File: flow/run.sh
#!/bin/bash
# the make line also repeats each setting of config.mk as NAME=value (left out here)
make -C /OpenROAD-flow-scripts/flow DESIGN_CONFIG=/design/flow/config.mk WORK_HOME=/design/flow/orfs CLKGATE_MAP_FILE= finish
File: flow/config.mk
export PLATFORM = sky130hd
export DESIGN_NAME = Benes_8p
export DESIGN_NICKNAME = Benes_8p
export VERILOG_FILES = /design/flow/design.v
export SDC_FILE = /design/flow/constraint.sdc
export NUM_CORES = 4
export LEC_CHECK = 0
export ABC_AREA = 1
export CAP_MARGIN = 20
export CORE_MARGIN = 2
export CORE_UTILIZATION = 72
export CTS_CLUSTER_DIAMETER = 164
export CTS_CLUSTER_SIZE = 46
export MAX_ROUTING_LAYER = met4
export PLACE_DENSITY_LB_ADDON = 0.12
export SETUP_SLACK_MARGIN = 0.37
export SLEW_MARGIN = 20
File: flow/constraint.sdc
create_clock -name core_clock -period 1.26 [get_ports {clk}]
set_input_delay 0.2520 -clock core_clock [delete_from_list [all_inputs] [get_ports {clk}]]
set_output_delay 0.2520 -clock core_clock [all_outputs]
set_load 0.01 [all_outputs]
File: flow/design.v
module MN_Serials (
    input wire [2:0] mp0, mp1, mp2, mp3, mp4, mp5, mp6, mp7,
    output wire [2:0]  mn0, mn1, mn2, mn3, mn4, mn5, mn6, mn7
);
    wire [2:0] mp [0:7];
    reg [2:0] mn [0:7];
    assign mp[0] = mp0;
    assign mp[1] = mp1;
    assign mp[2] = mp2;
    assign mp[3] = mp3;
    assign mp[4] = mp4;
    assign mp[5] = mp5;
    assign mp[6] = mp6;
    assign mp[7] = mp7;
    assign mn0 = mn[0];
    assign mn1 = mn[1];
    assign mn2 = mn[2];
    assign mn3 = mn[3];
    assign mn4 = mn[4];
    assign mn5 = mn[5];
    assign mn6 = mn[6];
    assign mn7 = mn[7];
    integer i;
    always @(*) begin
        for (i=0; i<8; i=i+1) begin
            mn[i] = 3'd0;
        end
        for (i=0; i<8; i=i+1) begin
            mn[mp[i]] = i;
        end
    end
endmodule
module NB_Series (
    input wire [2:0] mp0, mp1, mp2, mp3, mp4, mp5, mp6, mp7,mn0, mn1, mn2, mn3, mn4, mn5, mn6, mn7,
    output wire [2:0]  nb0, nb1, nb2, nb3, nb4, nb5, nb6, nb7
);
    wire [2:0] mp [0:7];
    reg [2:0] nb [0:7];
    wire [2:0] mt [0:7];
    wire [2:0] mn [0:7];
    assign mp[0] = mp0;
    assign mp[1] = mp1;
    assign mp[2] = mp2;
    assign mp[3] = mp3;
    assign mp[4] = mp4;
    assign mp[5] = mp5;
    assign mp[6] = mp6;
    assign mp[7] = mp7;
    assign mn[0] = mn0;
    assign mn[1] = mn1;
    assign mn[2] = mn2;
    assign mn[3] = mn3;
    assign mn[4] = mn4;
    assign mn[5] = mn5;
    assign mn[6] = mn6;
    assign mn[7] = mn7;
    assign nb0 = nb[0];
    assign nb1 = nb[1];
    assign nb2 = nb[2];
    assign nb3 = nb[3];
    assign nb4 = nb[4];
    assign nb5 = nb[5];
    assign nb6 = nb[6];
    assign nb7 = nb[7];
    assign mt[0] = 3'd1;
    assign mt[1] = 3'd0;
    assign mt[2] = 3'd3;
    assign mt[3] = 3'd2;
    assign mt[4] = 3'd5;
    assign mt[5] = 3'd4;
    assign mt[6] = 3'd7;
    assign mt[7] = 3'd6;
    integer i;
    always @(*) begin
        for (i=0; i<8; i=i+1) begin
            nb[i] = mn[mt[mp[i]]];
        end
    end
endmodule
`timescale 1ns / 1ps
module Priority_4_Encoder(input wire [3:0] in1, output wire [1:0] value);
    wire [1:0] data_2;
    assign value[1] = &(in1[1:0]);
    assign value[0] = data_2[0];
    assign data_2 = value[1] ? in1[3:2] : in1[1:0];
endmodule
module decoder2to4 (
    input [1:0] in,      
    output reg [3:0] out  
);
always @(*) begin
    out = 4'b0000;  
    case (in)
        2'b00: out[0] = 1;
        2'b01: out[1] = 1;
        2'b10: out[2] = 1;
        2'b11: out[3] = 1;
        default: out = 4'b0000;  
    endcase
end
endmodule
module benes_4(
    input [1:0] in0,
    input [1:0] in1,
    input [1:0] in2,
    input [1:0] in3,
    output reg state_0_0,
    output reg state_0_1,
    output reg state_0_2,
    output reg state_1_0,
    output reg state_1_1,
    output reg state_1_2
);
always @(*) begin
    case({in0, in1, in2, in3})
        {2'd0, 2'd1, 2'd2, 2'd3}: begin
            state_0_0 = 1'b1;
            state_0_1 = 1'b1;
            state_0_2 = 1'b1;
            state_1_0 = 1'b1;
            state_1_1 = 1'b1;
            state_1_2 = 1'b1;
        end
        {2'd0, 2'd1, 2'd3, 2'd2}: begin
            state_0_0 = 1'b1;
            state_0_1 = 1'b1;
            state_0_2 = 1'b1;
            state_1_0 = 1'b1;
            state_1_1 = 1'b1;
            state_1_2 = 1'b0;
        end
        {2'd0, 2'd2, 2'd1, 2'd3}: begin
            state_0_0 = 1'b1;
            state_0_1 = 1'b1;
            state_0_2 = 1'b1;
            state_1_0 = 1'b0;
            state_1_1 = 1'b0;
            state_1_2 = 1'b0;
        end
        {2'd0, 2'd2, 2'd3, 2'd1}: begin
            state_0_0 = 1'b1;
            state_0_1 = 1'b1;
            state_0_2 = 1'b1;
            state_1_0 = 1'b1;
            state_1_1 = 1'b0;
            state_1_2 = 1'b0;
        end
        {2'd0, 2'd3, 2'd1, 2'd2}: begin
            state_0_0 = 1'b1;
            state_0_1 = 1'b1;
            state_0_2 = 1'b1;
            state_1_0 = 1'b0;
            state_1_1 = 1'b0;
            state_1_2 = 1'b1;
        end
        {2'd0, 2'd3, 2'd2, 2'd1}: begin
            state_0_0 = 1'b1;
            state_0_1 = 1'b1;
            state_0_2 = 1'b1;
            state_1_0 = 1'b1;
            state_1_1 = 1'b0;
            state_1_2 = 1'b1;
        end
        {2'd1, 2'd0, 2'd2, 2'd3}: begin
            state_0_0 = 1'b1;
            state_0_1 = 1'b1;
            state_0_2 = 1'b0;
            state_1_0 = 1'b1;
            state_1_1 = 1'b1;
            state_1_2 = 1'b1;
        end
        {2'd1, 2'd0, 2'd3, 2'd2}: begin
            state_0_0 = 1'b1;
            state_0_1 = 1'b1;
            state_0_2 = 1'b0;
            state_1_0 = 1'b1;
            state_1_1 = 1'b1;
            state_1_2 = 1'b0;
        end
        {2'd1, 2'd2, 2'd0, 2'd3}: begin
            state_0_0 = 1'b1;
            state_0_1 = 1'b1;
            state_0_2 = 1'b0;
            state_1_0 = 1'b0;
            state_1_1 = 1'b0;
            state_1_2 = 1'b0;
        end
        {2'd1, 2'd2, 2'd3, 2'd0}: begin
            state_0_0 = 1'b1;
            state_0_1 = 1'b1;
            state_0_2 = 1'b0;
            state_1_0 = 1'b1;
            state_1_1 = 1'b0;
            state_1_2 = 1'b0;
        end
        {2'd1, 2'd3, 2'd0, 2'd2}: begin
            state_0_0 = 1'b1;
            state_0_1 = 1'b1;
            state_0_2 = 1'b0;
            state_1_0 = 1'b0;
            state_1_1 = 1'b0;
            state_1_2 = 1'b1;
        end
        {2'd1, 2'd3, 2'd2, 2'd0}: begin
            state_0_0 = 1'b1;
            state_0_1 = 1'b1;
            state_0_2 = 1'b0;
            state_1_0 = 1'b1;
            state_1_1 = 1'b0;
            state_1_2 = 1'b1;
        end
        {2'd2, 2'd0, 2'd1, 2'd3}: begin
            state_0_0 = 1'b1;
            state_0_1 = 1'b0;
            state_0_2 = 1'b0;
            state_1_0 = 1'b1;
            state_1_1 = 1'b1;
            state_1_2 = 1'b1;
        end
        {2'd2, 2'd0, 2'd3, 2'd1}: begin
            state_0_0 = 1'b1;
            state_0_1 = 1'b0;
            state_0_2 = 1'b0;
            state_1_0 = 1'b0;
            state_1_1 = 1'b1;
            state_1_2 = 1'b1;
        end
        {2'd2, 2'd1, 2'd0, 2'd3}: begin
            state_0_0 = 1'b1;
            state_0_1 = 1'b0;
            state_0_2 = 1'b1;
            state_1_0 = 1'b1;
            state_1_1 = 1'b1;
            state_1_2 = 1'b1;
        end
        {2'd2, 2'd1, 2'd3, 2'd0}: begin
            state_0_0 = 1'b1;
            state_0_1 = 1'b0;
            state_0_2 = 1'b1;
            state_1_0 = 1'b0;
            state_1_1 = 1'b1;
            state_1_2 = 1'b1;
        end
        {2'd2, 2'd3, 2'd0, 2'd1}: begin
            state_0_0 = 1'b1;
            state_0_1 = 1'b0;
            state_0_2 = 1'b1;
            state_1_0 = 1'b1;
            state_1_1 = 1'b0;
            state_1_2 = 1'b1;
        end
        {2'd2, 2'd3, 2'd1, 2'd0}: begin
            state_0_0 = 1'b1;
            state_0_1 = 1'b0;
            state_0_2 = 1'b0;
            state_1_0 = 1'b1;
            state_1_1 = 1'b0;
            state_1_2 = 1'b1;
        end
        {2'd3, 2'd0, 2'd1, 2'd2}: begin
            state_0_0 = 1'b1;
            state_0_1 = 1'b0;
            state_0_2 = 1'b0;
            state_1_0 = 1'b1;
            state_1_1 = 1'b1;
            state_1_2 = 1'b0;
        end
        {2'd3, 2'd0, 2'd2, 2'd1}: begin
            state_0_0 = 1'b1;
            state_0_1 = 1'b0;
            state_0_2 = 1'b0;
            state_1_0 = 1'b0;
            state_1_1 = 1'b1;
            state_1_2 = 1'b0;
        end
        {2'd3, 2'd1, 2'd0, 2'd2}: begin
            state_0_0 = 1'b1;
            state_0_1 = 1'b0;
            state_0_2 = 1'b1;
            state_1_0 = 1'b1;
            state_1_1 = 1'b1;
            state_1_2 = 1'b0;
        end
        {2'd3, 2'd1, 2'd2, 2'd0}: begin
            state_0_0 = 1'b1;
            state_0_1 = 1'b0;
            state_0_2 = 1'b1;
            state_1_0 = 1'b0;
            state_1_1 = 1'b1;
            state_1_2 = 1'b0;
        end
        {2'd3, 2'd2, 2'd0, 2'd1}: begin
            state_0_0 = 1'b1;
            state_0_1 = 1'b0;
            state_0_2 = 1'b1;
            state_1_0 = 1'b1;
            state_1_1 = 1'b0;
            state_1_2 = 1'b0;
        end
        {2'd3, 2'd2, 2'd1, 2'd0}: begin
            state_0_0 = 1'b1;
            state_0_1 = 1'b0;
            state_0_2 = 1'b0;
            state_1_0 = 1'b1;
            state_1_1 = 1'b0;
            state_1_2 = 1'b0;
        end
        default: begin
            state_0_0 = 1'b0;
            state_0_1 = 1'b0;
            state_0_2 = 1'b0;
            state_1_0 = 1'b0;
            state_1_1 = 1'b0;
            state_1_2 = 1'b0;
        end
    endcase
end
endmodule
module Benes_8p (input wire [2:0] mp0, mp1, mp2, mp3, mp4, mp5, mp6, mp7,
    input clk,
    output reg [19:0] state
);
    wire [2:0] nb0, nb1, nb2, nb3, nb4, nb5, nb6, nb7;
    wire [2:0]  mn0, mn1, mn2, mn3, mn4, mn5, mn6, mn7;
    MN_Serials m1(.mp0(mp0),
    .mp1(mp1),
    .mp2(mp2),
    .mp3(mp3),
    .mp4(mp4),
    .mp5(mp5),
    .mp6(mp6),
    .mp7(mp7),
    .mn0(mn0),
    .mn1(mn1),
    .mn2(mn2),
    .mn3(mn3),
    .mn4(mn4),
    .mn5(mn5),
    .mn6(mn6),
    .mn7(mn7)
    );
    NB_Series m2(.mp0(MP_1[0]),
    .mp1(MP_1[1]),
    .mp2(MP_1[2]),
    .mp3(MP_1[3]),
    .mp4(MP_1[4]),
    .mp5(MP_1[5]),
    .mp6(MP_1[6]),
    .mp7(MP_1[7]),
    .mn0(MN_1[0]),
    .mn1(MN_1[1]),
    .mn2(MN_1[2]),
    .mn3(MN_1[3]),
    .mn4(MN_1[4]),
    .mn5(MN_1[5]),
    .mn6(MN_1[6]),
    .mn7(MN_1[7]),
    .nb0(nb0),
    .nb1(nb1),
    .nb2(nb2),
    .nb3(nb3),
    .nb4(nb4),
    .nb5(nb5),
    .nb6(nb6),
    .nb7(nb7)
    );
    wire [2:0] mp [0:7];
    integer i, j, m;
    reg [2:0] MP_1 [0:7];
    reg [2:0] MN_1 [0:7];
    reg [2:0] MP_2 [0:7];
    reg [2:0] NB_2 [0:7];
    reg [3:0] CI_2;
    reg [2:0] MP_3 [0:7];
    reg [2:0] NB_3 [0:7];
    reg [3:0] CI_3;
    wire [2:0] P_NEXT_3_W;
    reg [2:0] P_NEXT_3;
    reg [3:0] COVER_TBL_3;
    assign P_NEXT_3_W = (NB_2[1] == 3'b000) ? 3'b010 : NB_2[1];
    wire [3:0] MASK_3_2, MASK_3;
    wire [1:0] MIN_PORT_3_W; 
    assign MASK_3_2 = 4'b0001;
    decoder2to4 d3(.in(P_NEXT_3_W[2:1]),
    .out(MASK_3)
    );
    Priority_4_Encoder p3(.in1(COVER_TBL_3),
    .value(MIN_PORT_3_W)
    );
    reg [2:0] MP_4 [0:7];
    reg [2:0] NB_4 [0:7];
    reg [3:0] CI_4;
    wire [2:0] P_NEXT_4_W, P_NEXT_4_W1;
    reg [2:0] P_NEXT_4;
    reg [3:0] COVER_TBL_4;
    assign P_NEXT_4_W = NB_3[{P_NEXT_3[2:1], ~P_NEXT_3[0]}];
    assign P_NEXT_4_W1 = (COVER_TBL_3[P_NEXT_4_W[2:1]] == 0) ? P_NEXT_4_W: {MIN_PORT_3_W,1'b0} ;
    wire [3:0] MASK_4;
    wire [1:0] MIN_PORT_4_W;
    decoder2to4 d4(.in(P_NEXT_4_W1[2:1]),
    .out(MASK_4)
    );
    Priority_4_Encoder p4(.in1(COVER_TBL_4),
    .value(MIN_PORT_4_W)
    );
    reg [2:0] P_NEXT_5;
    reg [3:0] CI_5;
    reg [2:0] MP_5 [0:7];
    wire [2:0] P_NEXT_5_W, P_NEXT_5_W1;
    assign P_NEXT_5_W = NB_4[{P_NEXT_4[2:1], ~P_NEXT_4[0]}];
    assign P_NEXT_5_W1 = (COVER_TBL_4[P_NEXT_5_W[2:1]] == 0) ? P_NEXT_5_W: {MIN_PORT_4_W,1'b0} ;
    wire [3:0] MASK_5;
    decoder2to4 d5(.in(P_NEXT_5_W1[2:1]),
    .out(MASK_5)
    );
    reg [7:0] CO;
    reg [3:0] CI_6;
    reg [1:0] ump [0:3];
    reg [1:0] dmp [0:3];
    wire state_0_0, state_0_1, state_0_2, state_1_0, state_1_1, state_1_2;
    wire state_0_0d, state_0_1d, state_0_2d, state_1_0d, state_1_1d, state_1_2d;
    benes_4 B6_U(.in0(ump[0]),
        .in1(ump[1]),
        .in2(ump[2]),
        .in3(ump[3]),
        .state_0_0(state_0_0),
        .state_0_1(state_0_1),
        .state_0_2(state_0_2),
        .state_1_0(state_1_0),
        .state_1_1(state_1_1),
        .state_1_2(state_1_2)
    );
    benes_4 B6_D(.in0(dmp[0]),
        .in1(dmp[1]),
        .in2(dmp[2]),
        .in3(dmp[3]),
        .state_0_0(state_0_0d),
        .state_0_1(state_0_1d),
        .state_0_2(state_0_2d),
        .state_1_0(state_1_0d),
        .state_1_1(state_1_1d),
        .state_1_2(state_1_2d)
    );
    always@(posedge clk)begin
        MN_1[0] <= mn0;
        MN_1[1] <= mn1;
        MN_1[2] <= mn2;
        MN_1[3] <= mn3;
        MN_1[4] <= mn4;
        MN_1[5] <= mn5;
        MN_1[6] <= mn6;
        MN_1[7] <= mn7;
        MP_1[0] <= mp0;
        MP_1[1] <= mp1;
        MP_1[2] <= mp2;
        MP_1[3] <= mp3;
        MP_1[4] <= mp4;
        MP_1[5] <= mp5;
        MP_1[6] <= mp6;
        MP_1[7] <= mp7;
        NB_2[0] <= nb0;
        NB_2[1] <= nb1;
        NB_2[2] <= nb2;
        NB_2[3] <= nb3;
        NB_2[4] <= nb4;
        NB_2[5] <= nb5;
        NB_2[6] <= nb6;
        NB_2[7] <= nb7;
        MP_2[0] <= MP_1[0];
        MP_2[1] <= MP_1[1];
        MP_2[2] <= MP_1[2];
        MP_2[3] <= MP_1[3];
        MP_2[4] <= MP_1[4];
        MP_2[5] <= MP_1[5];
        MP_2[6] <= MP_1[6];
        MP_2[7] <= MP_1[7];
        CI_2[0] <= 1'b1;
        CI_2[1] <= 1'b0;
        CI_2[2] <= 1'b0;
        CI_2[3] <= 1'b0;
        P_NEXT_3 <= P_NEXT_3_W; 
        CI_3 <= CI_2 | (MASK_3 & {4{~P_NEXT_3_W[0]}});
        MP_3[0] <= MP_2[0];
        MP_3[1] <= MP_2[1];
        MP_3[2] <= MP_2[2];
        MP_3[3] <= MP_2[3];
        MP_3[4] <= MP_2[4];
        MP_3[5] <= MP_2[5];
        MP_3[6] <= MP_2[6];
        MP_3[7] <= MP_2[7];
        NB_3[0] <= NB_2[0];
        NB_3[1] <= NB_2[1];
        NB_3[2] <= NB_2[2];
        NB_3[3] <= NB_2[3];
        NB_3[4] <= NB_2[4];
        NB_3[5] <= NB_2[5];
        NB_3[6] <= NB_2[6];
        NB_3[7] <= NB_2[7];
        COVER_TBL_3 <= MASK_3 | MASK_3_2;
        P_NEXT_4 <= P_NEXT_4_W1; 
        CI_4 <= CI_3 | (MASK_4 & {4{~P_NEXT_4_W1[0]}});
        MP_4[0] <= MP_3[0];
        MP_4[1] <= MP_3[1];
        MP_4[2] <= MP_3[2];
        MP_4[3] <= MP_3[3];
        MP_4[4] <= MP_3[4];
        MP_4[5] <= MP_3[5];
        MP_4[6] <= MP_3[6];
        MP_4[7] <= MP_3[7];
        NB_4[0] <= NB_3[0];
        NB_4[1] <= NB_3[1];
        NB_4[2] <= NB_3[2];
        NB_4[3] <= NB_3[3];
        NB_4[4] <= NB_3[4];
        NB_4[5] <= NB_3[5];
        NB_4[6] <= NB_3[6];
        NB_4[7] <= NB_3[7];
        COVER_TBL_4 <= MASK_4 | COVER_TBL_3;
        MP_5[0] <= MP_4[0];
        MP_5[1] <= MP_4[1];
        MP_5[2] <= MP_4[2];
        MP_5[3] <= MP_4[3];
        MP_5[4] <= MP_4[4];
        MP_5[5] <= MP_4[5];
        MP_5[6] <= MP_4[6];
        MP_5[7] <= MP_4[7];
        P_NEXT_5 <= P_NEXT_5_W1; 
        CI_5 <= CI_4 | (MASK_5 & {4{~P_NEXT_5_W1[0]}});
        for (i=0; i<8; i=i+1) begin
            CO[MP_5[i]] <= CI_5[i[2:1]] ^ i[0] ;
        end
        for (j=0; j<4; j=j+1) begin
            ump[j] <= (CI_5[j]== 1'b1) ? MP_5[2*j][2:1] : MP_5[2*j+1][2:1];
            dmp[j] <= (CI_5[j]== 1'b1) ? MP_5[2*j+1][2:1] : MP_5[2*j][2:1];
        end
        CI_6 <= CI_5;
        for (m=0; m<4; m=m+1) begin
            state[5*m] <= CI_6[m];
            state[5*m+4] <= CO[2*m];
        end
        state[1] <= state_0_0;
        state[2] <= state_0_1;
        state[3] <= state_0_2;
        state[6] <= state_1_0;
        state[7] <= state_1_1;
        state[8] <= state_1_2;
        state[11] <= state_0_0d;
        state[12] <= state_0_1d;
        state[13] <= state_0_2d;
        state[16] <= state_1_0d;
        state[17] <= state_1_1d;
        state[18] <= state_1_2d;
    end
endmodule
==> results of run 1 <==
[per-stage QoR]
stage	worst slack [ns]	setup TNS, ns
3_5_place_dp	-0.470	-15.02
3_3_place_gp	-0.353	-10.35
2_1_floorplan	-0.199	-1.58
==> job_summary.md, run 1 <==
### Flow metrics

| Metric | Value |
|---|---|
| Run status | `stopped before the end` |
| Last stage | `4_1_cts` |
| First error message | `[ERROR DPL-0038] Utilization greater than 100%, impossible to legalize` |
| Part of the Yosys area used for sequential elements | `52.8%` |
| Number of top-level pins | `45` |
| #FFs+latches synth | `279` |
| Top-area cell share | `52.8%` |
| Primary FF master, synth | `sky130_fd_sc_hd__dfxtp_1` |
| Post-synth area hogs | `sky130_fd_sc_hd__dfxtp_1 53%, sky130_fd_sc_hd__nand2_1 9.5%, sky130_fd_sc_hd__inv_1 7.2%` |
| Comb area leader | `simple AND/OR/NAND/NOR gates` |
| Fraction of registers with async set or reset after synthesis | `0%` |
| Mux area share | `0%` |
| Core Footprint | `14400 um^2` |
| Warnings from Yosys | `29` |
| Top cells by count | `279 x sky130_fd_sc_hd__dfxtp_1, 269 x sky130_fd_sc_hd__nand2_1, 204 x sky130_fd_sc_hd__inv_1` |
| Number of placed instances with taps included | `1727` |
| Placer's final routability congestion estimate | `1.11` |
| Initial Utilization | `73.4%` |
| Placed standard-cell area | `13000 um^2` |
| Simple-gate portion of the synthesized area | `25.8%` |
| Xor/xnor share of the synthesized area | `0.579%` |
| Number of port buffers | `43` |
| Library cell with the highest instance count after synthesis | `sky130_fd_sc_hd__dfxtp_1` |
| Net count entering floorplan | `1373` |
| Area reported by Yosys stat | `10600 um^2` |
| Largest area contributor in the netlist | `sky130_fd_sc_hd__dfxtp_1` |
| Height of the die | `125 um` |
| Synthesized area per cell | `7.92 um^2` |
| DP Wirelength | `25.5 mm` |
| Syn Std Cell Area | `10600 um^2` |
| Number of synthesized flops with an enable pin | `0` |
| Cells in synth_stat.txt | `1337` |
| DIE AREA | `15700 um^2` |
| Number of instances in the synthesized netlist | `1337` |
| Cell variety after synth | `48` |
| Horizontal die size | `125 um` |
| # rows | `44` |
| Area fraction in compound gates | `11.1%` |
| Synth Area in Adders | `1.30%` |
==> run 2: changes to the inputs <==
Settings changed: ABC_AREA 1 to 0, CELL_PAD_IN_SITES_DETAIL_PLACEMENT from default to 0, CORE_MARGIN 2 to 3, CORE_UTILIZATION 72 to 53, CTS_CLUSTER_DIAMETER 164 to default, CTS_CLUSTER_SIZE 46 to default, GPL_ROUTABILITY_DRIVEN from default to 0, GPL_TIMING_DRIVEN from default to 1, PLACE_DENSITY from default to 0.36, PLACE_DENSITY_LB_ADDON 0.12 to default, SETUP_SLACK_MARGIN 0.37 to 0.01, TNS_END_PERCENT from default to 20.
Clock period 1.26 ns to 1.32 ns, I/O delays scaled along.
==> run 2 against run 1 <==
  * The layout now fails its checks (negative setup slack)
  * Die size grew 44%
  * Synthesized cell count decreased by 16%
  * Area after synthesis grew 4.2%
==> job_summary.md, run 2 <==
### Flow metrics

| Metric | Value |
|---|---|
| Family with the most delay on the worst path | `multiplexers` |
| Capturing element type of the critical path | `register` |
| Switching power as a share of total power | `30.1%` |
| Post-synth area hogs | `sky130_fd_sc_hd__dfxtp_1 51%, sky130_fd_sc_hd__mux4_2 4.7%, sky130_fd_sc_hd__a21oi_1 2.8%` |
| Worst setup path startpoint | `P_NEXT_3[0]` |
| Fraction of registers with async set or reset after synthesis | `0%` |
| Utilization after layout | `75.9%` |
| Max Clk Rate | `518 MHz` |
| First-pass DRT Iterations | `8` |
| Maximum vdd ir drop | `1270 uV` |
| Final TNS setup | `-10.64 ns` |
| Path type of the worst setup path | `reg2reg` |
| DIE AREA | `22600 um^2` |
| Warnings from Yosys | `29` |
| Clock network power | `7.65 mW` |
| Total power density per cell area | `1710 nW/um^2` |
| Number of buffers inserted during clock tree synthesis | `27` |
| Worst reg2reg path endpoint | `CI_4[1]` |
| Top-area cell share | `50.6%` |
| Simple-gate portion of the synthesized area | `18.8%` |
| Run status | `failed layout checks` |
| Violated checks | `negative setup slack` |
| Post-layout period usage | `146%` |
| Largest area contributor in the netlist | `sky130_fd_sc_hd__dfxtp_1` |
| Synthesized area per cell | `9.79 um^2` |
| Sum of routed wire length over all layers | `30.5 mm` |
| CTS Hold Bufs | `0` |
| Area reported by Yosys stat | `11000 um^2` |
| Horizontal die size | `150 um` |
| Xor/xnor share of the synthesized area | `0.874%` |
| Via density per instance | `5.52` |
| Max-cap violations | `0` |
| Number of port buffers | `43` |
| Share of power burned in the clock network | `28.9%` |
| Part of the Yosys area used for sequential elements | `50.6%` |
| Final clock skew | `0.0126 ns` |
| Sequential Power | `10.9 mW` |
| Worst hold margin | `0.104 ns` |
| Cell variety after synth | `73` |
| Cell depth of the worst min-delay path | `2` |
| First-pass GRT wire length | `47.4 mm` |
| Crit start category | `register` |
| Height of the die | `150 um` |
| Internal Power | `18.5 mW` |
| Number of global-route vias before repair | `9192` |
| Antenna diodes | `0` |
| Number of nets in the layout | `1491` |
| Flop pwr share | `41.3%` |
| Worst-path clk slew | `0.06 ns` |
| # rows | `52` |
| Iteration-0 DRC Markers | `581` |
| Worst endpoint data arrival time | `2.34 ns` |
| Max-slew violation count | `0` |
| Buffer depth of the longest clock path | `3` |
| CP Depth | `6` |
| RSZ-0062 raised after global routing | `yes` |
| Sequence of cells on the critical path | `buf_6 > nand2_2 > mux4_2 > a21o_4 > or3_1 > a31o_1` |
| Reg-to-reg setup timing slack | `-0.61 ns` |
| Area fraction in compound gates | `15.7%` |
| Number of hold-slack violations in the final timing report | `0` |
| P_comb | `7.88 mW` |
| Required time of the critical path | `1.73 ns` |
| Slowest Stage Delay on Critical Path | `0.50 ns` |
| Syn Std Cell Area | `11000 um^2` |
| Mux area share | `8.65%` |
| Routed len/inst | `17.5 um` |
| Number of placed instances with taps included | `1686` |
| Synth Area in Adders | `1.25%` |
| Top cells by count | `279 x sky130_fd_sc_hd__dfxtp_1, 80 x sky130_fd_sc_hd__nand2_1, 63 x sky130_fd_sc_hd__nor2_1` |
| #FFs+latches synth | `279` |
| Switching component of the power | `7.96 mW` |
| Length in cells of the worst reg-to-reg path | `6` |
| Non-filler instance count after layout | `1743` |
| Library cell with the highest instance count after synthesis | `sky130_fd_sc_hd__dfxtp_1` |
| Area Overhead vs Synth | `40.2%` |
| H-Tree Depth | `1` |
| Startpoint of the most critical hold path | `mp7[0]` |
| Number of top-level pins | `45` |
| Setup violation total in the final timing report | `43` |
| Worst setup endpoint | `CI_4[1]` |
| Primary FF master, synth | `sky130_fd_sc_hd__dfxtp_1` |
| Clock tree from TritonCTS | `built` |
| Worst flop-to-flop path startpoint | `P_NEXT_3[0]` |
| Number of vias in the routed layout | `9622` |
| Comb area leader | `simple AND/OR/NAND/NOR gates` |
| Net count entering floorplan | `1163` |
| Kind of path behind the tightest hold check | `in2reg` |
| Hold Crit Endpoint | `MP_1[7][0]` |
| Worst Setup Slack, final | `-0.609 ns` |
| Crit path time final | `1.93 ns` |
| Leakage dissipation | `6.70 nW` |
| Clock Sink Count | `279` |
| Slowest CP cell | `sky130_fd_sc_hd__mux4_2` |
| DP Wirelength | `22.5 mm` |
| Power group with the highest consumption | `sequential cells` |
| Initial Utilization | `54.2%` |
| Routed Antenna Nets | `0` |
| GRT Resource Usage Total | `27.3%` |
| Cells in synth_stat.txt | `1127` |
| Tool Warnings | `34` |
| Fillers | `1452` |
| Part of the power in combinational logic | `29.8%` |
| Core Footprint | `20400 um^2` |
| Number of buffers and inverters on the critical path | `1` |
| Number of instances in the synthesized netlist | `1127` |
| Pin count of the biggest net entering global routing | `17` |
| Clock Root Buffer | `sky130_fd_sc_hd__clkbuf_16` |
| Number of synthesized flops with an enable pin | `0` |
| Number of antenna violations at the first check in global routing | `0` |
| Clk Latency, worst-skew pair | `0.53 ns` |
| Aggregate global routing overflow | `0` |
| Critical Path Fanout Max | `6` |
| Drt drc | `0` |
## run 2: metrics by stage
| stage | instance area [um^2] | total power [mW] | worst slack, ns |
|---|---|---|---|
| 6_report | 15500 | 26.5 | -0.609 |
| 5_1_grt | 15500 | 27.7 | -0.662 |
| 4_1_cts | 15200 | 26.2 | -0.571 |
| 3_5_place_dp | 14000 | 18.3 | -0.709 |
| 3_3_place_gp | 14000 | 18.2 | -0.663 |
| 2_1_floorplan | 11100 | 14.4 | -0.503 |
## run 2: cell type report
class                      instances  area, um^2  share of cell area (%)
clock buffer                      35         756                    4.89
clock inverter                    12         144                   0.930
inverter                          50         188                    1.21
multi-input combinational        734        5480                    35.5
sequential                       279        5680                    36.8
tap                              270         338                    2.18
timing repair buffer             363        2870                    18.6
## run 2: repair_timing
item / in CTS / in global routing
endpoints found under the setup margin: 71 / 60
setup buffers: 8 / 3
resized: 188 / 69
pin swaps: 31 / 35
## run 2: per-layer routing
layer  wire length (um)  vias up  track usage (%)
met3               1420      102             3.37
met2              15100      320             46.5
met4               1890        0             14.2
met1              12100     4457             31.7
li1                   -     4743                -
met5                  0        -                -
==> run 3: changes to the inputs <==
Settings changed: ABC_AREA 0 to default, CELL_PAD_IN_SITES_DETAIL_PLACEMENT 0 to default, CORE_MARGIN 3 to 2, CORE_UTILIZATION 53 to 40, CTS_CLUSTER_SIZE from default to 81, GPL_ROUTABILITY_DRIVEN 0 to default, GPL_TIMING_DRIVEN 1 to default, MAX_ROUTING_LAYER met4 to default, PLACE_DENSITY 0.36 to default, SETUP_SLACK_MARGIN 0.01 to -0.17, SLEW_MARGIN 20 to 25, TNS_END_PERCENT 20 to default.
Clock period 1.32 ns to 1.96 ns, I/O delays scaled along.
==> run 3 against run 2 <==
  * Die size rose by 28%
  * Non-clock buffer count fell by 222
  * Clock skew rose by 0.014 ns
  * Clock power fell by 26%
  * Via count fell by 11%
  * Global-route usage fell by 9.7 points
  * Cell area fell by 13%
  * Critical path depth fell by 1
  * Still fails the layout checks on negative setup slack
==> job_summary.md, run 3 <==
### Flow metrics

| Metric | Value |
|---|---|
| Fraction of registers with async set or reset after synthesis | `0%` |
| Routed len/inst | `16.1 um` |
| Worst Setup Slack, final | `-0.113 ns` |
| Library cell with the highest instance count after synthesis | `sky130_fd_sc_hd__dfxtp_1` |
| Slowest CP cell | `sky130_fd_sc_hd__dfxtp_1` |
| Number of hold-slack violations in the final timing report | `0` |
| Number of antenna violations at the first check in global routing | `0` |
| CTS Hold Bufs | `0` |
| Length in cells of the worst reg-to-reg path | `5` |
| Synth Area in Adders | `1.25%` |
| Height of the die | `170 um` |
| Part of the Yosys area used for sequential elements | `50.6%` |
| Max Clk Rate | `482 MHz` |
| Leakage dissipation | `5.43 nW` |
| Clock network power | `5.65 mW` |
| Comb area leader | `simple AND/OR/NAND/NOR gates` |
| Via density per instance | `5.35` |
| DP Wirelength | `18.9 mm` |
| Worst setup path startpoint | `P_NEXT_3[1]` |
| Cell variety after synth | `73` |
| Number of buffers and inverters on the critical path | `0` |
| Tool Warnings | `29` |
| Sequential Power | `7.41 mW` |
| Routed Antenna Nets | `0` |
| Capturing element type of the critical path | `register` |
| Area fraction in compound gates | `15.7%` |
| Crit start category | `register` |
| DIE AREA | `28900 um^2` |
| Number of synthesized flops with an enable pin | `0` |
| Clock Root Buffer | `sky130_fd_sc_hd__clkbuf_16` |
| Top cells by count | `279 x sky130_fd_sc_hd__dfxtp_1, 80 x sky130_fd_sc_hd__nand2_1, 63 x sky130_fd_sc_hd__nor2_1` |
| H-Tree Depth | `1` |
| First-pass DRT Iterations | `7` |
| Sum of routed wire length over all layers | `25.8 mm` |
| Switching component of the power | `4.87 mW` |
| Initial Utilization | `40.8%` |
| Critical Path Fanout Max | `12` |
| Internal Power | `11.9 mW` |
| Area Overhead vs Synth | `21.7%` |
| Final clock skew | `0.0270 ns` |
| Path type of the worst setup path | `reg2reg` |
| Pin count of the biggest net entering global routing | `18` |
| Clock tree from TritonCTS | `built` |
| Synthesized area per cell | `9.79 um^2` |
| First-pass GRT wire length | `41.0 mm` |
| Max-cap violations | `0` |
| Worst-path clk slew | `0.06 ns` |
| Buffer depth of the longest clock path | `3` |
| # rows | `60` |
| Power group with the highest consumption | `sequential cells` |
| Run status | `failed layout checks` |
| Slowest Stage Delay on Critical Path | `0.56 ns` |
| #FFs+latches synth | `279` |
| Family with the most delay on the worst path | `flip-flops` |
| Worst flop-to-flop path startpoint | `P_NEXT_3[1]` |
| Cells in synth_stat.txt | `1127` |
| Simple-gate portion of the synthesized area | `18.8%` |
| P_comb | `3.70 mW` |
| Number of instances in the synthesized netlist | `1127` |
| Actual transition at the worst max-transition pin | `0.707 ns` |
| Startpoint of the most critical hold path | `MP_3[5][2]` |
| Largest area contributor in the netlist | `sky130_fd_sc_hd__dfxtp_1` |
| Flop pwr share | `44.2%` |
| Max-slew violation count | `0` |
| Mux area share | `8.65%` |
| Worst endpoint data arrival time | `2.51 ns` |
| Switching power as a share of total power | `29.0%` |
| Warnings from Yosys | `29` |
| Part of the power in combinational logic | `22.1%` |
| Cell depth of the worst min-delay path | `0` |
| Fillers | `2478` |
| Primary FF master, synth | `sky130_fd_sc_hd__dfxtp_1` |
| Clock Sink Count | `279` |
| Total power density per cell area | `1250 nW/um^2` |
| Number of nets in the layout | `1271` |
| Clk Latency, worst-skew pair | `0.54 ns` |
| Post-layout period usage | `106%` |
| Reg-to-reg setup timing slack | `-0.11 ns` |
| Number of buffers inserted during clock tree synthesis | `29` |
| Top-area cell share | `50.6%` |
| Required time of the critical path | `2.40 ns` |
| Number of top-level pins | `45` |
| Horizontal die size | `170 um` |
| Worst slack at placement | `-0.202 ns` |
| Number of placed instances with taps included | `1545` |
| Drt drc | `0` |
| Xor/xnor share of the synthesized area | `0.874%` |
| Area reported by Yosys stat | `11000 um^2` |
| Worst reg2reg path endpoint | `CI_4[1]` |
| Worst setup endpoint | `CI_4[1]` |
| Setup violation total in the final timing report | `4` |
| Final TNS setup | `-0.181 ns` |
| Iteration-0 DRC Markers | `554` |
| Crit path time final | `2.07 ns` |
| Syn Std Cell Area | `11000 um^2` |
| Post-synth area hogs | `sky130_fd_sc_hd__dfxtp_1 51%, sky130_fd_sc_hd__mux4_2 4.7%, sky130_fd_sc_hd__a21oi_1 2.8%` |
| Aggregate global routing overflow | `0` |
| Tot Pwr | `16.8 mW` |
| GRT Resource Usage Total | `17.6%` |
| Number of port buffers | `43` |
| Violated checks | `negative setup slack` |
| Post-CTS setup repair buffer count | `0` |
| CP Depth | `5` |
| Hold Crit Endpoint | `MP_4[5][2]` |
| Kind of path behind the tightest hold check | `reg2reg` |
| Non-filler instance count after layout | `1597` |
| Number of global-route vias before repair | `8034` |
| Core Footprint | `27000 um^2` |
| Net count entering floorplan | `1163` |
| Relative slew slack | `52.7%` |
| Share of power burned in the clock network | `33.7%` |
| Sequence of cells on the critical path | `nand2_1 > mux4_2 > a21o_1 > or3_1 > a31o_1` |
| Antenna diodes | `0` |
| Placer's final routability congestion estimate | `0.892` |
| Number of vias in the routed layout | `8551` |
| Maximum vdd ir drop | `784 uV` |
[run 3: stage by stage]
stage	utilization (%)	area (um^2)	hold slack (ns)
finish	49.6	13400	0.309
global route	49.6	13400	0.300
CTS	49.5	13400	0.293
detailed placement	45.8	12400	0.312
global placement	45.8	12400	0.309
floorplan	-	11000	0.310
[run 3: layout make-up]
cell class / count / area, um^2 / share of cell area [%]
Tap cell: 341 / 427 / 3.18
Inverter: 50 / 188 / 1.40
Clock inverter: 14 / 195 / 1.45
Clock buffer: 38 / 810 / 6.03
Timing Repair Buffer: 141 / 1180 / 8.78
Sequential cell: 279 / 5590 / 41.6
Multi-Input combinational cell: 734 / 5030 / 37.5
[run 3: repair_timing]
| item | 4_1_cts | 5_1_grt |
|---|---|---|
| pin swaps | 0 | 2 |
| gates cloned | 0 | 0 |
| gates resized | 1 | 5 |
| setup endpoints to repair | 1 | 2 |
[run 3: layer usage]
layer | routed length (um) | GRT usage [%] | vias up | share of wire (%)
met5 | 0 | 0 | - | 0
met4 | 961 | 7.73 | 0 | 3.7
met3 | 1190 | 2.28 | 59 | 4.6
met2 | 12100 | 29.9 | 239 | 47
met1 | 11500 | 22.5 | 3951 | 45
li1 | - | - | 4302 | -
==> run 4: changes to the inputs <==
Settings changed: CORE_UTILIZATION 40 to 58, CTS_CLUSTER_SIZE 81 to 56, HOLD_SLACK_MARGIN from default to 0.3, SETUP_SLACK_MARGIN -0.17 to default, SLEW_MARGIN 25 to 20.
Clock period 1.96 ns to 1.32 ns, I/O delays scaled along.
==> run 4 against run 3 <==
  * The layout still fails its checks (negative setup slack)
  * Power increased by 67%
  * First-iteration DRC count increased by 58%
  * Register-to-register slack got worse by 0.53 ns
  * Largest cell class is now combinational gates
  * Highest routed layer unchanged
==> job_summary.md, run 4 <==
### Flow metrics

| Metric | Value |
|---|---|
| Worst-path clk slew | `0.07 ns` |
| Clock tree from TritonCTS | `built` |
| Power group with the highest consumption | `sequential cells` |
| Sequence of cells on the critical path | `buf_12 > buf_4 > nor3b_1 > a31oi_1 > o22ai_2 > o32ai_2 > or3_1 > a31o_1` |
| Number of instances in the synthesized netlist | `1127` |
| Clock network power | `8.18 mW` |
| DP Wirelength | `21.9 mm` |
| Final clock skew | `0.0288 ns` |
| Number of buffers inserted during clock tree synthesis | `27` |
| Internal Power | `19.1 mW` |
| Aggregate global routing overflow | `0` |
| Worst flop-to-flop path startpoint | `P_NEXT_3[0]` |
| Share of power burned in the clock network | `29.3%` |
| First-pass DRT Iterations | `5` |
| Total power density per cell area | `1750 nW/um^2` |
| First-pass GRT wire length | `50.3 mm` |
| Max-cap violations | `0` |
| Routed len/inst | `21.1 um` |
| Fraction of registers with async set or reset after synthesis | `0%` |
| Sum of routed wire length over all layers | `35.7 mm` |
| Pin count of the biggest net entering global routing | `17` |
| #FFs+latches synth | `279` |
| Kind of path behind the tightest hold check | `in2reg` |
| Max Clk Rate | `509 MHz` |
| Length in cells of the worst reg-to-reg path | `8` |
| Top-area cell share | `50.6%` |
| Synthesized area per cell | `9.79 um^2` |
| Cell depth of the worst min-delay path | `4` |
| Via density per instance | `6.09` |
| Fin area | `15900 um^2` |
| Net count entering floorplan | `1163` |
| Number of global-route vias before repair | `9789` |
| Switching power as a share of total power | `31.6%` |
| Worst setup endpoint | `CI_4[1]` |
| Horizontal die size | `142 um` |
| Fillers | `951` |
| Number of vias in the routed layout | `10300` |
| Height of the die | `142 um` |
| Maximum vdd ir drop | `1580 uV` |
| Routed Antenna Nets | `0` |
| Tot Pwr | `28.0 mW` |
| Number of port buffers | `43` |
| Tool Warnings | `34` |
| Simple-gate portion of the synthesized area | `18.8%` |
| GRT Resource Usage Total | `31.8%` |
| Leakage dissipation | `6.77 nW` |
| # rows | `50` |
| Sequential Power | `11.1 mW` |
| Synth Area in Adders | `1.25%` |
| Buffer depth of the longest clock path | `3` |
| Number of synthesized flops with an enable pin | `0` |
| Violated checks | `negative setup slack` |
| Post-layout period usage | `149%` |
| Iteration-0 DRC Markers | `875` |
| Number of nets in the layout | `1475` |
| Comb area leader | `simple AND/OR/NAND/NOR gates` |
| Clk Latency, worst-skew pair | `0.56 ns` |
| Family with the most delay on the worst path | `AND-OR/OR-AND gates` |
| Worst Setup Slack, final | `-0.643 ns` |
| P_comb | `8.65 mW` |
| Switching component of the power | `8.85 mW` |
| Capturing element type of the critical path | `register` |
| Worst setup path startpoint | `P_NEXT_3[0]` |
| Worst reg2reg path endpoint | `CI_4[1]` |
| Mux area share | `8.65%` |
| Drt drc | `0` |
| Number of hold-slack violations in the final timing report | `0` |
| Number of antenna violations at the first check in global routing | `1` |
| Final TNS setup | `-10.69 ns` |
| Setup violation total in the final timing report | `45` |
| Primary FF master, synth | `sky130_fd_sc_hd__dfxtp_1` |
| Warnings from Yosys | `29` |
| Clock Sink Count | `279` |
| Placer's final routability congestion estimate | `0.922` |
| H-Tree Depth | `1` |
| Syn Std Cell Area | `11000 um^2` |
| Critical Path Fanout Max | `7` |
| Hold Crit Endpoint | `MN_1[1][1]` |
| Area Overhead vs Synth | `44.5%` |
| Top cells by count | `279 x sky130_fd_sc_hd__dfxtp_1, 80 x sky130_fd_sc_hd__nand2_1, 63 x sky130_fd_sc_hd__nor2_1` |
| Number of buffers and inverters on the critical path | `2` |
| Path type of the worst setup path | `reg2reg` |
| CP Depth | `8` |
| Run status | `failed layout checks` |
| Largest area contributor in the netlist | `sky130_fd_sc_hd__dfxtp_1` |
| Required time of the critical path | `1.75 ns` |
| Worst hold margin | `0.273 ns` |
| Slowest Stage Delay on Critical Path | `0.38 ns` |
| RSZ-0062 raised after global routing | `yes` |
| Area fraction in compound gates | `15.7%` |
| Initial Utilization | `59.0%` |
| Crit path time final | `1.96 ns` |
| Xor/xnor share of the synthesized area | `0.874%` |
| Slowest CP cell | `sky130_fd_sc_hd__dfxtp_4` |
| Placed standard-cell area | `13800 um^2` |
| Area reported by Yosys stat | `11000 um^2` |
| Max-slew violation count | `0` |
| DIE AREA | `20100 um^2` |
| Cell variety after synth | `73` |
| Flop pwr share | `39.8%` |
| Clock Root Buffer | `sky130_fd_sc_hd__clkbuf_16` |
| Cells in synth_stat.txt | `1127` |
| Startpoint of the most critical hold path | `mp7[2]` |
| Part of the power in combinational logic | `30.9%` |
| Reg-to-reg setup timing slack | `-0.64 ns` |
| Core Footprint | `18700 um^2` |
| Utilization after layout | `85.2%` |
| Library cell with the highest instance count after synthesis | `sky130_fd_sc_hd__dfxtp_1` |
| Worst endpoint data arrival time | `2.39 ns` |
| Part of the Yosys area used for sequential elements | `50.6%` |
| Number of top-level pins | `45` |
| Post-synth area hogs | `sky130_fd_sc_hd__dfxtp_1 51%, sky130_fd_sc_hd__mux4_2 4.7%, sky130_fd_sc_hd__a21oi_1 2.8%` |
| Crit start category | `register` |
==> run 4: cell type report <==
class | instances | area, um^2 | area share (%)
Clock inverter | 14 | 209 | 1.31
Antenna cell | 1 | 2.50 | 0.0157
Tap cell | 234 | 293 | 1.84
Sequential cell | 279 | 5720 | 35.9
Clock buffer | 35 | 736 | 4.62
Inverter | 50 | 190 | 1.19
Multi-Input combinational cell | 734 | 5970 | 37.4
Timing Repair Buffer | 347 | 2820 | 17.7
==> run 4: per-layer routing <==
| metal | wire length [um] | up-vias | share of wire [%] | global-route usage [%] |
|---|---|---|---|---|
| met5 | 0 | - | 0 | 0 |
| met4 | 2560 | 0 | 7.2 | 17.6 |
| met3 | 2330 | 187 | 6.5 | 4.66 |
| met2 | 18100 | 578 | 51 | 58.3 |
| met1 | 12800 | 4846 | 36 | 35.4 |
| li1 | - | 4708 | - | - |
==> run 4: timing repair <==
action                                  in CTS  in global routing
hold endpoints to repair                     3                  8
pin swaps                                   64                 58
resized                                    224                145
hold buffers                                 3                  5
endpoints found under the setup margin      68                 57
setup buffers                               13                  9
==> run 4: through the flow <==
| step | setup slack, ns | std cells |
|---|---|---|
| detailed placement | -0.602 | 1617 |
| global route | -0.632 | 1694 |
| global placement | -0.555 | 1617 |
| CTS | -0.533 | 1679 |
| finish | -0.643 | 1694 |
| floorplan | -0.503 | 1127 |
==> run 5: changes to the inputs <==
Settings changed: CORE_UTILIZATION 58 to 66, CTS_CLUSTER_SIZE 56 to default, HOLD_SLACK_MARGIN 0.3 to default, MAX_ROUTING_LAYER from default to met4.
Clock period 1.32 ns to 2.23 ns, I/O delays scaled along.
==> run 5 against run 4 <==
  * Now clean on timing, DRC and antenna
  * Global-route usage is 1.3 points lower
  * Area after synthesis stayed put
  * First-iteration DRC count is 4.2% lower
  * Setup slack better by 0.73 ns
  * Register-to-register slack better by 0.73 ns
  * Clock skew is 0.016 ns lower
  * Utilization is 8.3 points lower
  * Via count is 16% lower
  * Cell count is 17% lower
  * Sequential share of layout area is 8.2 points higher
  * Critical endpoint is now CO[2]
  * Largest cell class is now registers
  * Highest routed layer unchanged
==> job_summary.md, run 5 <==
### Flow metrics

| Metric | Value |
|---|---|
| Placer's final routability congestion estimate | `0.926` |
| Part of the Yosys area used for sequential elements | `50.6%` |
| DP Wirelength | `18.6 mm` |
| Cells in synth_stat.txt | `1127` |
| Routed len/inst | `19.3 um` |
| Post-layout period usage | `96.0%` |
| Sequential Power | `6.61 mW` |
| Fin area | `12700 um^2` |
| Startpoint of the most critical hold path | `MP_3[7][2]` |
| H-Tree Depth | `1` |
| Clock Root Buffer | `sky130_fd_sc_hd__clkbuf_16` |
| Worst setup path startpoint | `MP_5[2][0]` |
| Aggregate global routing overflow | `0` |
| Worst slack at placement | `0.0722 ns` |
| Top-area cell share | `50.6%` |
| CTS Hold Bufs | `0` |
| Number of buffers and inverters on the critical path | `1` |
| Number of port buffers | `43` |
| Xor/xnor share of the synthesized area | `0.874%` |
| Flop pwr share | `45.5%` |
| Number of placed instances with taps included | `1349` |
| Net count entering floorplan | `1163` |
| Number of global-route vias before repair | `8070` |
| P_comb | `3.04 mW` |
| Core Footprint | `16500 um^2` |
| Setup violation total in the final timing report | `0` |
| Max-cap violations | `0` |
| Hold Crit Endpoint | `MP_4[7][2]` |
| Height of the die | `133 um` |
| Number of vias in the routed layout | `8691` |
| Mux area share | `8.65%` |
| Sum of routed wire length over all layers | `27.0 mm` |
| Number of hold-slack violations in the final timing report | `0` |
| Capturing element type of the critical path | `register` |
| Pin count of the biggest net entering global routing | `18` |
| DIE AREA | `17800 um^2` |
| Number of instances in the synthesized netlist | `1127` |
| RSZ-0062 raised after global routing | `no` |
| Actual transition at the worst max-transition pin | `0.569 ns` |
| Total power density per cell area | `1150 nW/um^2` |
| Non-filler instance count after layout | `1399` |
| Worst-path clk slew | `0.07 ns` |
| Simple-gate portion of the synthesized area | `18.8%` |
| Switching component of the power | `4.42 mW` |
| Iteration-0 DRC Markers | `838` |
| Final clock skew | `0.0132 ns` |
| Final TNS setup | `0 ns` |
| Relative slew slack | `62.0%` |
| Number of buffers inserted during clock tree synthesis | `27` |
| Maximum vdd ir drop | `982 uV` |
| Part of the power in combinational logic | `20.9%` |
| Worst setup endpoint | `CO[2]` |
| First-pass DRT Iterations | `6` |
| Reg-to-reg setup timing slack | `0.09 ns` |
| First-pass GRT wire length | `42.1 mm` |
| Run status | `timing/DRC/antenna clean` |
| Buffer depth of the longest clock path | `3` |
| Worst flop-to-flop path startpoint | `MP_5[2][0]` |
| Tool Warnings | `31` |
| Via density per instance | `6.21` |
| Primary FF master, synth | `sky130_fd_sc_hd__dfxtp_1` |
| Warnings from Yosys | `29` |
| Synthesized area per cell | `9.79 um^2` |
| Fillers | `1161` |
| Clock network power | `4.89 mW` |
| Critical Path Fanout Max | `5` |
| Length in cells of the worst reg-to-reg path | `8` |
| Worst Setup Slack, final | `0.0903 ns` |
| Horizontal die size | `133 um` |
| Clock Sink Count | `279` |
| Crit start category | `register` |
| Library cell with the highest instance count after synthesis | `sky130_fd_sc_hd__dfxtp_1` |
| Area reported by Yosys stat | `11000 um^2` |
| #FFs+latches synth | `279` |
| Fraction of registers with async set or reset after synthesis | `0%` |
| Worst endpoint data arrival time | `2.55 ns` |
| Number of top-level pins | `45` |
| Max-slew violation count | `0` |
| Cell variety after synth | `73` |
| Area fraction in compound gates | `15.7%` |
| Crit path time final | `2.14 ns` |
| Share of power burned in the clock network | `33.6%` |
| Placed standard-cell area | `11600 um^2` |
| CP Depth | `8` |
| # rows | `47` |
| Number of antenna violations at the first check in global routing | `0` |
| Top cells by count | `279 x sky130_fd_sc_hd__dfxtp_1, 80 x sky130_fd_sc_hd__nand2_1, 63 x sky130_fd_sc_hd__nor2_1` |
| Syn Std Cell Area | `11000 um^2` |
| GRT Resource Usage Total | `30.5%` |
| Clock tree from TritonCTS | `built` |
| Utilization after layout | `77.0%` |
| Routed Antenna Nets | `0` |
| Antenna diodes | `0` |
| Cell depth of the worst min-delay path | `0` |
| Required time of the critical path | `2.64 ns` |
| Max Clk Rate | `467 MHz` |
| Area Overhead vs Synth | `14.9%` |
| Post-synth area hogs | `sky130_fd_sc_hd__dfxtp_1 51%, sky130_fd_sc_hd__mux4_2 4.7%, sky130_fd_sc_hd__a21oi_1 2.8%` |
| Switching power as a share of total power | `30.4%` |
| Clk Latency, worst-skew pair | `0.53 ns` |
| Power group with the highest consumption | `sequential cells` |
| Number of synthesized flops with an enable pin | `0` |
| Worst reg2reg path endpoint | `CO[2]` |
| Initial Utilization | `67.0%` |
| Path type of the worst setup path | `reg2reg` |
| Sequence of cells on the critical path | `inv_1 > ha_1 > or3b_2 > a21bo_2 > o2111ai_1 > o211ai_1 > mux2i_1 > o21ai_2` |
| Slowest CP cell | `sky130_fd_sc_hd__or3b_2` |
| Drt drc | `0` |
| Comb area leader | `simple AND/OR/NAND/NOR gates` |
| Slowest Stage Delay on Critical Path | `0.48 ns` |
| Synth Area in Adders | `1.25%` |
| Internal Power | `10.1 mW` |
| Kind of path behind the tightest hold check | `reg2reg` |
| Number of nets in the layout | `1194` |
| Largest area contributor in the netlist | `sky130_fd_sc_hd__dfxtp_1` |
| Family with the most delay on the worst path | `AND-OR/OR-AND gates` |
| Leakage dissipation | `5.04 nW` |
run 5: per-stage QoR:
step | total power, mW | hold WS (ns)
global placement | 9.58 | 0.309
global route | 15.1 | 0.318
floorplan | 8.46 | 0.310
finish | 14.5 | 0.318
detailed placement | 9.62 | 0.312
CTS | 14.5 | 0.317
run 5: repair_timing:
| item | 4_1_cts | 5_1_grt |
|---|---|---|
| buffers inserted | 0 | 0 |
| resized | 0 | 12 |
| setup endpoints to repair | 0 | 5 |
run 5: per-layer routing:
metal / track usage [%] / part of all wire [%]
met5: - / 0
met4: 9.99 / 3.1
met3: 4.30 / 7.2
met2: 50.7 / 49
met1: 38.9 / 41
run 5: cell type report:
| type | count | area, um^2 | area share [%] |
|---|---|---|---|
| Inverter | 50 | 188 | 1.48 |
| Tap cell | 220 | 275 | 2.17 |
| Multi-Input combinational cell | 734 | 5030 | 39.7 |
| Timing Repair Buffer | 66 | 603 | 4.76 |
| Clock buffer | 30 | 707 | 5.58 |
| Sequential cell | 279 | 5590 | 44.1 |
| Clock inverter | 20 | 270 | 2.13 |
==> run 6: changes to the inputs <==
Settings changed: CORE_UTILIZATION 66 to 70, CTS_CLUSTER_SIZE from default to 33, HOLD_SLACK_MARGIN from default to -0.1, MAX_ROUTING_LAYER met4 to default, SETUP_SLACK_MARGIN from default to -0.17.
Clock period 2.23 ns to 1.73 ns, I/O delays scaled along.
==> run 6 against run 5 <==
  * The layout now fails its checks (negative setup slack)
  * Area after synthesis unchanged
  * Synthesized cell count is the same
  * Via count increased by 31%
  * Clock-buffer cell count up 3
  * Cell count increased by 9.3%
  * Register-to-register slack worse by 0.77 ns
  * Critical path type unchanged
  * Critical endpoint is now NB_2[6][2]
  * Largest cell class unchanged
  * Largest power group unchanged
==> job_summary.md, run 6 <==
### Flow metrics

| Metric | Value |
|---|---|
| Startpoint of the most critical hold path | `mp0[2]` |
| Capturing element type of the critical path | `register` |
| Part of the Yosys area used for sequential elements | `50.6%` |
| Core Footprint | `15300 um^2` |
| Slowest CP cell | `sky130_fd_sc_hd__nor3b_1` |
| Number of global-route vias before repair | `10900` |
| Area fraction in compound gates | `15.7%` |
| P_comb | `5.44 mW` |
| Power group with the highest consumption | `sequential cells` |
| Cell depth of the worst min-delay path | `1` |
| Simple-gate portion of the synthesized area | `18.8%` |
| Height of the die | `130 um` |
| Clock Root Buffer | `sky130_fd_sc_hd__clkbuf_16` |
| GRT Resource Usage Total | `47.0%` |
| Worst setup path startpoint | `MN_1[3][2]` |
| Horizontal die size | `130 um` |
| Pin count of the biggest net entering global routing | `16` |
| Number of top-level pins | `45` |
| Reg-to-reg setup timing slack | `-0.68 ns` |
| Required time of the critical path | `2.21 ns` |
| Clock network power | `6.33 mW` |
| Syn Std Cell Area | `11000 um^2` |
| Area Overhead vs Synth | `26.8%` |
| Mux area share | `8.65%` |
| DP Wirelength | `21.7 mm` |
| Number of buffers inserted during clock tree synthesis | `26` |
| Part of the power in combinational logic | `26.7%` |
| Drt drc | `0` |
| Library cell with the highest instance count after synthesis | `sky130_fd_sc_hd__dfxtp_1` |
| Sequential Power | `8.61 mW` |
| Via density per instance | `7.43` |
| Sum of routed wire length over all layers | `44.0 mm` |
| Comb area leader | `simple AND/OR/NAND/NOR gates` |
| Crit start category | `register` |
| Worst reg2reg path endpoint | `NB_2[6][2]` |
| CP Depth | `5` |
| Worst Setup Slack, final | `-0.676 ns` |
| Violated checks | `negative setup slack` |
| Number of antenna violations at the first check in global routing | `4` |
| Post-synth area hogs | `sky130_fd_sc_hd__dfxtp_1 51%, sky130_fd_sc_hd__mux4_2 4.7%, sky130_fd_sc_hd__a21oi_1 2.8%` |
| Number of port buffers | `43` |
| Primary FF master, synth | `sky130_fd_sc_hd__dfxtp_1` |
| Actual transition at the worst max-transition pin | `0.878 ns` |
| Fillers | `587` |
| Number of synthesized flops with an enable pin | `0` |
| Switching power as a share of total power | `33.6%` |
| Max-slew violation count | `0` |
| Synthesized area per cell | `9.79 um^2` |
| Clock Sink Count | `279` |
| Relative slew slack | `41.4%` |
| Final TNS setup | `-6.67 ns` |
| DIE AREA | `16800 um^2` |
| Routed Antenna Nets | `0` |
| Number of buffers and inverters on the critical path | `0` |
| Cell variety after synth | `73` |
| Iteration-0 DRC Markers | `2430` |
| Placer's final routability congestion estimate | `0.937` |
| Tool Warnings | `34` |
| Worst flop-to-flop path startpoint | `MN_1[3][2]` |
| Max-cap violations | `0` |
| Worst-path clk slew | `0.08 ns` |
| Utilization after layout | `91.3%` |
| Kind of path behind the tightest hold check | `in2reg` |
| #FFs+latches synth | `279` |
| Maximum vdd ir drop | `1360 uV` |
| # rows | `45` |
| CTS Hold Bufs | `0` |
| Worst setup endpoint | `NB_2[6][2]` |
| Top-area cell share | `50.6%` |
| Family with the most delay on the worst path | `AND-OR/OR-AND gates` |
| Worst slack at placement | `-0.377 ns` |
| Number of hold-slack violations in the final timing report | `0` |
| Flop pwr share | `42.2%` |
| Hold Crit Endpoint | `MP_1[0][2]` |
| Max Clk Rate | `416 MHz` |
| Clock tree from TritonCTS | `built` |
| Clk Latency, worst-skew pair | `0.55 ns` |
| First-pass DRT Iterations | `22` |
| Length in cells of the worst reg-to-reg path | `5` |
| Synth Area in Adders | `1.25%` |
| Slowest Stage Delay on Critical Path | `0.78 ns` |
| Total power density per cell area | `1460 nW/um^2` |
| Sequence of cells on the critical path | `nor3b_1 > o21ai_0 > o31ai_1 > o31ai_1 > a21oi_1` |
| Number of vias in the routed layout | `11400` |
| Crit-path most repeated cell | `sky130_fd_sc_hd__o31ai_1` |
| First-pass GRT wire length | `60.2 mm` |
| Top cells by count | `279 x sky130_fd_sc_hd__dfxtp_1, 80 x sky130_fd_sc_hd__nand2_1, 63 x sky130_fd_sc_hd__nor2_1` |
| Path type of the worst setup path | `reg2reg` |
| Fraction of registers with async set or reset after synthesis | `0%` |
| Non-filler instance count after layout | `1529` |
| Final clock skew | `0.0194 ns` |
| Worst endpoint data arrival time | `2.89 ns` |
| Cells in synth_stat.txt | `1127` |
| Area reported by Yosys stat | `11000 um^2` |
| Setup violation total in the final timing report | `36` |
| Critical Path Fanout Max | `8` |
| Share of power burned in the clock network | `31.1%` |
| RSZ-0062 raised after global routing | `yes` |
| Leakage dissipation | `5.74 nW` |
| Initial Utilization | `72.0%` |
| Number of nets in the layout | `1333` |
| Xor/xnor share of the synthesized area | `0.874%` |
| Warnings from Yosys | `29` |
| Number of placed instances with taps included | `1467` |
| Run status | `failed layout checks` |
| Number of instances in the synthesized netlist | `1127` |
| Buffer depth of the longest clock path | `3` |
| Internal Power | `13.5 mW` |
| Aggregate global routing overflow | `0` |
| Routed len/inst | `28.8 um` |
| Switching component of the power | `6.85 mW` |
| Net count entering floorplan | `1163` |
| Crit path time final | `2.41 ns` |
| Post-layout period usage | `139%` |
| H-Tree Depth | `1` |
| Largest area contributor in the netlist | `sky130_fd_sc_hd__dfxtp_1` |
[run 6: repair_timing]
item	in CTS	in global routing
setup endpoints to repair	12	22
gates resized	44	66
pin swaps	24	29
setup buffers	17	4
cloned	0	0
[run 6: metrics by stage]
| stage | power (mW) | hold slack, ns | cell area [um^2] |
|---|---|---|---|
| floorplan | 10.9 | 0.310 | 11000 |
| global placement | 12.8 | 0.310 | 12600 |
| detailed placement | 13.0 | 0.312 | 12600 |
| CTS | 19.3 | 0.259 | 13800 |
| global route | 20.7 | 0.254 | 14000 |
| finish | 20.4 | 0.256 | 14000 |
[run 6: layout make-up]
| cell class | count | area [um^2] | area share (%) |
|---|---|---|---|
| antenna | 3 | 7.51 | 0.0537 |
| sequential | 279 | 5620 | 40.2 |
| clock buffer | 33 | 728 | 5.21 |
| tap | 211 | 264 | 1.89 |
| inverter | 50 | 190 | 1.36 |
| clock inverter | 13 | 183 | 1.31 |
| timing repair buffer | 206 | 1670 | 11.9 |
| multi-input combinational | 734 | 5330 | 38.1 |
[run 6: per-layer routing]
| metal | routed length, um | track usage (%) | share of wire (%) | vias to the layer above |
|---|---|---|---|---|
| li1 | - | - | - | 4414 |
| met1 | 13900 | 52.5 | 32 | 5099 |
| met2 | 19100 | 75.9 | 43 | 1299 |
| met3 | 5980 | 14.6 | 14 | 551 |
| met4 | 5010 | 34.8 | 11 | 2 |
| met5 | 13 | 0 | 0.030 | - |
==> run 7: changes to the inputs <==
Settings changed: ABC_AREA from default to 1, CORE_UTILIZATION 70 to 68, CTS_CLUSTER_SIZE 33 to default, HOLD_SLACK_MARGIN -0.1 to default, SETUP_SLACK_MARGIN -0.17 to 0.52.
Clock period 1.73 ns to 2.56 ns, I/O delays scaled along.
==> run 7 against run 6 <==
  * Now clean on timing, DRC and antenna
  * Utilization shrank 12 points
  * Die size down 1.1%
  * Synthesized cell count grew 19%
  * Critical path depth decreased by 4
  * First-iteration DRC count is 44% lower
  * Area after synthesis down 4.0%
  * Setup slack gained 1.3 ns
  * Flip-flop count is the same
  * Power shrank 42%
  * Critical path type is now reg2out
  * Critical endpoint is now state[9]
  * Largest power group unchanged
==> job_summary.md, run 7 <==
### Flow metrics

| Metric | Value |
|---|---|
| Worst setup path startpoint | `state[9]` |
| H-Tree Depth | `1` |
| First-pass DRT Iterations | `9` |
| Startpoint of the most critical hold path | `MP_3[7][2]` |
| Reg-to-reg setup timing slack | `0.70 ns` |
| Horizontal die size | `129 um` |
| Cell depth of the worst min-delay path | `0` |
| Internal Power | `8.21 mW` |
| Pin count of the biggest net entering global routing | `16` |
| Share of power burned in the clock network | `34.0%` |
| Tool Warnings | `32` |
| Warnings from Yosys | `29` |
| Power group with the highest consumption | `sequential cells` |
| Post-layout period usage | `76.8%` |
| Max Clk Rate | `509 MHz` |
| Run status | `timing/DRC/antenna clean` |
| Switching power as a share of total power | `30.8%` |
| Slowest Stage Delay on Critical Path | `0.62 ns` |
| Final TNS setup | `0 ns` |
| Non-filler instance count after layout | `1601` |
| Clock Root Buffer | `sky130_fd_sc_hd__clkbuf_16` |
| Leakage dissipation | `5.66 nW` |
| Worst reg2reg path endpoint | `COVER_TBL_4[2]` |
| Worst slack at placement | `0.477 ns` |
| Routed Antenna Nets | `0` |
| Buffer depth of the longest clock path | `3` |
| DP Wirelength | `20.3 mm` |
| Highest routed layer | `met4` |
| Antenna diodes | `0` |
| Area reported by Yosys stat | `10600 um^2` |
| Cell variety after synth | `48` |
| Library cell with the highest instance count after synthesis | `sky130_fd_sc_hd__dfxtp_1` |
| Net count entering floorplan | `1373` |
| Placer's final routability congestion estimate | `1.01` |
| Kind of path behind the tightest hold check | `reg2reg` |
| Simple-gate portion of the synthesized area | `25.8%` |
| Iteration-0 DRC Markers | `1352` |
| Relative slew slack | `56.6%` |
| Sum of routed wire length over all layers | `28.1 mm` |
| Number of hold-slack violations in the final timing report | `0` |
| CP Depth | `1` |
| Primary FF master, synth | `sky130_fd_sc_hd__dfxtp_1` |
| Met3 wire length | `2.51 mm` |
| Via density per instance | `5.93` |
| Maximum vdd ir drop | `666 uV` |
| Final clock skew | `0.0199 ns` |
| Cells in synth_stat.txt | `1337` |
| Number of vias in the routed layout | `9492` |
| Worst flop-to-flop path startpoint | `P_NEXT_3[1]` |
| Worst-path clk slew | `0.06 ns` |
| Family with the most delay on the worst path | `buffers and inverters` |
| Post-synth area hogs | `sky130_fd_sc_hd__dfxtp_1 53%, sky130_fd_sc_hd__nand2_1 9.5%, sky130_fd_sc_hd__inv_1 7.2%` |
| Worst setup endpoint | `state[9]` |
| Setup violation total in the final timing report | `0` |
| Critical Path Fanout Max | `1` |
| Post-CTS setup repair buffer count | `0` |
| Number of top-level pins | `45` |
| Max-slew violation count | `0` |
| Post-route met1 wirelength | `10.9 mm` |
| Xor/xnor share of the synthesized area | `0.579%` |
| Actual transition at the worst max-transition pin | `0.634 ns` |
| #FFs+latches synth | `279` |
| Total power density per cell area | `981 nW/um^2` |
| Length in cells of the worst reg-to-reg path | `13` |
| Number of nets in the layout | `1429` |
| Synth Area in Adders | `1.30%` |
| Crit start category | `register` |
| Clock Sink Count | `279` |
| Clock tree from TritonCTS | `built` |
| Initial Utilization | `69.6%` |
| Max-cap violations | `0` |
| Sequence of cells on the critical path | `clkdlybuf4s50_1` |
| Number of placed instances with taps included | `1552` |
| Worst hold margin | `0.322 ns` |
| Mux area share | `0%` |
| Top cells by count | `279 x sky130_fd_sc_hd__dfxtp_1, 269 x sky130_fd_sc_hd__nand2_1, 204 x sky130_fd_sc_hd__inv_1` |
| Number of buffers inserted during clock tree synthesis | `27` |
| Fraction of registers with async set or reset after synthesis | `0%` |
| P_comb | `2.21 mW` |
| # rows | `45` |
| Switching component of the power | `3.65 mW` |
| Drt drc | `0` |
| GRT Resource Usage Total | `34.1%` |
| Sequential Power | `5.62 mW` |
| Clock network power | `4.03 mW` |
| Flop pwr share | `47.4%` |
| Core Footprint | `15200 um^2` |
| Number of instances in the synthesized netlist | `1337` |
| Number of antenna violations at the first check in global routing | `0` |
| Number of synthesized flops with an enable pin | `0` |
| Worst Setup Slack, final | `0.594 ns` |
| Number of port buffers | `43` |
| First-pass GRT wire length | `44.2 mm` |
| Tot Pwr | `11.9 mW` |
| Syn Std Cell Area | `10600 um^2` |
| Largest area contributor in the netlist | `sky130_fd_sc_hd__dfxtp_1` |
| Synthesized area per cell | `7.92 um^2` |
| Path type of the worst setup path | `reg2out` |
| Area Overhead vs Synth | `14.2%` |
| Hold Crit Endpoint | `MP_4[7][2]` |
| Fillers | `1025` |
| Area fraction in compound gates | `11.1%` |
| Height of the die | `129 um` |
| RSZ-0062 raised after global routing | `yes` |
| Number of global-route vias before repair | `8763` |
| CTS Hold Bufs | `0` |
| Clk Latency, worst-skew pair | `0.54 ns` |
| Part of the power in combinational logic | `18.6%` |
| Capturing element type of the critical path | `primary output` |
| DIE AREA | `16600 um^2` |
| Comb area leader | `simple AND/OR/NAND/NOR gates` |
| Slowest CP cell | `sky130_fd_sc_hd__clkdlybuf4s50_1` |
| Number of buffers and inverters on the critical path | `1` |
| Top-area cell share | `52.8%` |
| Part of the Yosys area used for sequential elements | `52.8%` |
| Required time of the critical path | `2.05 ns` |
| Routed len/inst | `17.5 um` |
| Crit path time final | `1.97 ns` |
| Number of gates resized after CTS | `0` |
| Wire length on met2 | `13.0 mm` |
| Worst endpoint data arrival time | `1.45 ns` |
| Aggregate global routing overflow | `0` |
==> run 7: area by class of cell <==
class / instances / area [um^2] / share of cell area, %
Sequential cell: 279 / 5590 / 46.3
Multi-Input combinational cell: 833 / 4120 / 34.1
Inverter: 207 / 777 / 6.43
Clock buffer: 35 / 756 / 6.25
Timing Repair Buffer: 45 / 448 / 3.71
Tap cell: 188 / 235 / 1.95
Clock inverter: 14 / 163 / 1.35
==> run 7: routing by layer <==
| metal | vias to the layer above | global-route usage [%] |
|---|---|---|
| li1 | 4519 | - |
| met1 | 4212 | 42.4 |
| met2 | 612 | 57.4 |
| met3 | 149 | 5.49 |
| met4 | 0 | 17.8 |
| met5 | - | 0 |
==> run 7: metrics by stage <==
step / util [%] / area (um^2)
after global placement: 73.4 / 11200
final: 79.5 / 12100
after CTS: 79.5 / 12100
after floorplan: - / 10600
after detailed placement: 73.4 / 11200
after global routing: 79.5 / 12100
Power is estimated from default activity; no workload was simulated.
